== run 1 ==
==> flow/design.v (excerpt) <==
module ALU(
  input         clock,
                reset,
                io_flush_valid,
                io_FU_input_valid,
  input  [6:0]  io_FU_input_bits_decoded_instruction_PRD,
  input         io_FU_input_bits_decoded_instruction_RD_valid,
  input  [20:0] io_FU_input_bits_decoded_instruction_IMM,
  input  [2:0]  io_FU_input_bits_decoded_instruction_FUNCT3,
  input  [1:0]  io_FU_input_bits_decoded_instruction_packet_index,
  input  [5:0]  io_FU_input_bits_decoded_instruction_ROB_index,
  input  [3:0]  io_FU_input_bits_decoded_instruction_MOB_index,
  input  [4:0]  io_FU_input_bits_decoded_instruction_instructionType,
  input         io_FU_input_bits_decoded_instruction_needs_ALU,
                io_FU_input_bits_decoded_instruction_needs_branch_unit,
                io_FU_input_bits_decoded_instruction_SUBTRACT,
                io_FU_input_bits_decoded_instruction_MULTIPLY,
                io_FU_input_bits_decoded_instruction_FENCE,
                io_FU_input_bits_decoded_instruction_IS_IMM,
  input  [31:0] io_FU_input_bits_RS1_data,
                io_FU_input_bits_RS2_data,
                io_FU_input_bits_fetch_PC,
  output        io_FU_output_valid,
  output [6:0]  io_FU_output_bits_PRD,
  output [31:0] io_FU_output_bits_RD_data,
  output        io_FU_output_bits_RD_valid,
  output [31:0] io_FU_output_bits_fetch_PC,
  output [3:0]  io_FU_output_bits_MOB_index,
  output [5:0]  io_FU_output_bits_ROB_index,
  output [1:0]  io_FU_output_bits_fetch_packet_index
);
  wire [31:0] RS1_signed = io_FU_input_bits_RS1_data;
  wire [31:0] RS1_unsigned = io_FU_input_bits_RS1_data;
  wire [31:0] instruction_PC =
    io_FU_input_bits_fetch_PC
    + {28'h0, io_FU_input_bits_decoded_instruction_packet_index, 2'h0};
  reg  [31:0] arithmetic_result;
  wire [31:0] IMM_signed =
    {{19{io_FU_input_bits_decoded_instruction_IMM[12]}},
     io_FU_input_bits_decoded_instruction_IMM[12:0]};
  wire [31:0] operand2_unsigned =
  ...
==> flow/config.mk <==
export PLATFORM = sky130hd
export DESIGN_NAME = ALU
export DESIGN_NICKNAME = ALU
export VERILOG_FILES = /design/flow/design.v
export SDC_FILE = /design/flow/constraint.sdc
export NUM_CORES = 4
export LEC_CHECK = 0
export ABC_AREA = 1
export CAP_MARGIN = 20
export CORE_MARGIN = 2
export CORE_UTILIZATION = 68
export CTS_CLUSTER_DIAMETER = 395
export CTS_CLUSTER_SIZE = 52
export PLACE_DENSITY = 0.62
export SETUP_SLACK_MARGIN = -0.18
export SLEW_MARGIN = 20
export TNS_END_PERCENT = 15
==> flow/constraint.sdc <==
create_clock -name core_clock -period 3.24 [get_ports {clock}]
set_input_delay 0.6480 -clock core_clock [delete_from_list [all_inputs] [get_ports {clock}]]
set_output_delay 0.6480 -clock core_clock [all_outputs]
set_load 0.01 [all_outputs]
run.sh (not shown) runs the stock make flow with config.mk's settings and CLKGATE_MAP_FILE=.
Run 1: aborted in detailed placement (tool error)
The following lists how run 2 was set up differently from run 1:
- SETUP_SLACK_MARGIN removed (was -0.18)
- CTS_CLUSTER_DIAMETER removed (was 395)
- TNS_END_PERCENT removed (was 15)
- PLACE_DENSITY removed (was 0.62)
- CORE_UTILIZATION changed from 68 to 40
- CTS_CLUSTER_SIZE removed (was 52)
- ABC_AREA removed (was 1)
- the clock period (ns, I/O delays scaled along) changed from 3.24 to 6.0
Findings:
- Run 2 finished every step from synthesis to the final layout, and the layout passed the timing, DRC and antenna checks.
- Run 2 vs run 1: gate count of the mapped netlist down in run 2
- Final weighted congestion in routability-driven placement for run 2: 13% down relative to run 1
- Compared with run 1, run 2 shows core utilization before placement lower by 29 points.
- In the flow results for run 2 and run 1, the number of cell instances after yosys synthesis is larger on run 1.
- Area of the synthesized netlist per yosys stat: run 2 < run 1
[inputs] run 3 vs run 2
- CTS_CLUSTER_SIZE newly set to 95
- TNS_END_PERCENT newly set to 35
- ABC_AREA newly set to 1
- CORE_UTILIZATION changed from 40 to 44
- the clock period (ns, I/O delays scaled along) changed from 6.0 to 3.07
Notes after the runs:
- Final checks on run 3, whose flow otherwise completed, came back failing, citing negative setup slack.
- From run 2 to run 3 the numbers moved as follows: final clock period utilization by the worst path picked up an extra 13 points, cell count went up by 1062, area after synthesis now larger, net count after synthesis moved up.
- On run 3: horizontal die dimension is about 0.65% lower than what run 2 gave.
- For the global-route wire length before repair, run 3 came in about 17% higher than run 2 did.
Input changes introduced in run 4 (baseline for comparison: run 3):
- SETUP_SLACK_MARGIN newly set to 1.82
- CTS_CLUSTER_SIZE changed from 95 to 63
- CORE_UTILIZATION changed from 44 to 57
- ABC_AREA removed (was 1)
- TNS_END_PERCENT changed from 35 to 5
- the clock period (ns, I/O delays scaled along) changed from 3.07 to 6.72
==> comparison <==
Run 3 finished every stage; the final checks, however, were not passed, the failures being negative setup slack. Run 4 finished every step from synthesis to the final layout, and the layout passed the timing, DRC and antenna checks. Compare run 4 and run 3 | power of the combinational group lower: run 4. NOTE: power in run 4 falls short of that of run 3. Max core footprint across run 4 and run 3: run 3. Run 4 vs run 3, number of placed instances with taps included went down by 1193. Looking at launching element of the worst setup path, the io_FU_input_bits_decoded_instruction_IS_IMM result is from run 4; the io_FU_input_bits_decoded_instruction_IMM[5] one comes from run 3. Run 3 → run 4: post-synthesis cell area fell by 950 um2; area of all placed cells without fillers fell by 28%; final routed wirelength across all metal layers fell by 23%. Compared with run 3, run 4 shows a lower post-synth area from yosys stat. Run 4 vs run 3, instance count: run 4 lower. The hold slack reported for run 4 is greater than that of run 3 by 0.73 ns. In the tables for run 4 and run 3, length of the first detailed-routing pass in iterations reads higher with run 4.

========
job 3955:
Starting RTL as in the previous note.
Design ALU, start of the top module:
module ALU(
  input         clock,
                reset,
                io_flush_valid,
                io_FU_input_valid,
  input  [6:0]  io_FU_input_bits_decoded_instruction_PRD,
  input         io_FU_input_bits_decoded_instruction_RD_valid,
  input  [20:0] io_FU_input_bits_decoded_instruction_IMM,
  input  [2:0]  io_FU_input_bits_decoded_instruction_FUNCT3,
  input  [1:0]  io_FU_input_bits_decoded_instruction_packet_index,
  input  [5:0]  io_FU_input_bits_decoded_instruction_ROB_index,
  input  [3:0]  io_FU_input_bits_decoded_instruction_MOB_index,
  input  [4:0]  io_FU_input_bits_decoded_instruction_instructionType,
  input         io_FU_input_bits_decoded_instruction_needs_ALU,
                io_FU_input_bits_decoded_instruction_needs_branch_unit,
                io_FU_input_bits_decoded_instruction_SUBTRACT,
                io_FU_input_bits_decoded_instruction_MULTIPLY,
                io_FU_input_bits_decoded_instruction_FENCE,
                io_FU_input_bits_decoded_instruction_IS_IMM,
  input  [31:0] io_FU_input_bits_RS1_data,
                io_FU_input_bits_RS2_data,
                io_FU_input_bits_fetch_PC,
  output        io_FU_output_valid,
  output [6:0]  io_FU_output_bits_PRD,
  output [31:0] io_FU_output_bits_RD_data,
  output        io_FU_output_bits_RD_valid,
  output [31:0] io_FU_output_bits_fetch_PC,
  output [3:0]  io_FU_output_bits_MOB_index,
  output [5:0]  io_FU_output_bits_ROB_index,
  output [1:0]  io_FU_output_bits_fetch_packet_index
);
make LEC_CHECK=0 ABC_AREA=1 CAP_MARGIN=20 CORE_ASPECT_RATIO=0.5 CORE_MARGIN=2 CORE_UTILIZATION=40 CTS_CLUSTER_DIAMETER=382 CTS_CLUSTER_SIZE=98 PLACE_DENSITY=0.35 SETUP_SLACK_MARGIN=-0.6 SLEW_MARGIN=20 finish   # period 6.0 ns
#### Input delta (job 1203 over job 3955)
- changing CTS_CLUSTER_SIZE from 98 to 52
- removing CTS_CLUSTER_DIAMETER (formerly 382)
- changing CORE_UTILIZATION from 40 to 58
- removing ABC_AREA (formerly 1)
- removing PLACE_DENSITY (formerly 0.35)
- removing CORE_ASPECT_RATIO (formerly 0.5)
- changing SETUP_SLACK_MARGIN from -0.6 to -0.33
- changing the clock period (ns, I/O delays scaled along) from 6.0 to 3.96
[summary]
NOTE net count entering floorplan job 3955->job 1203 decreased by more than a quarter. Between job 3955 and job 1203, cell count after synthesis decreased. Job 1203: aborted in 5_1_grt (tool error). What job 3955 reported for count of cell types in the netlist has to be multiplied by 1.7 to get the figure for job 1203. In job 1203 relative to job 3955, total cell area at the placement stage had gone up by more than 10%. Of job 1203 and job 3955, job 1203 shows the higher starting utilization of the core area, with job 3955 below it. Complex-gate fraction of the synthesized area | job 1203 above job 3955. On post-cts resize count, the lower figure sits with job 3955, not job 1203. Relative to job 3955, routability congestion estimate from global placement has increased by 23% in job 1203.
The inputs of job 5875 differ from those of job 1203 as listed below.
- swapping 58 for 52 in CORE_UTILIZATION
- putting CTS_CLUSTER_DIAMETER at 371 where nothing was set
- putting TNS_END_PERCENT at 35 where nothing was set
- putting PLACE_DENSITY at 0.36 where nothing was set
- clearing SETUP_SLACK_MARGIN, which used to be -0.33
- swapping 52 for 95 in CTS_CLUSTER_SIZE
- putting ABC_AREA at 1 where nothing was set
- swapping 3.96 for 3.07 in the clock period (ns, I/O delays scaled along)
Results
Of job 5875 and job 1203, job 1203 shows the higher mux contribution to synthesized area, with job 5875 below it. Job 5875 ended with more number of cells after detailed placement than job 1203. Job 5875 gives more post-synthesis simple-gate area fraction than job 1203 did. Job 5875 ends up with a pre-CTS setup slack that is 290 ps lower than in job 1203. Job 5875: it failed with a tool error in 5_1_grt, so there are no final results. Diff job 1203 -> job 5875: number of cells produced by synthesis has increased, area of the mapped netlist has increased, routability congestion estimate has decreased.
Power figures rest on the tool's default switching activity, not on a simulated workload.
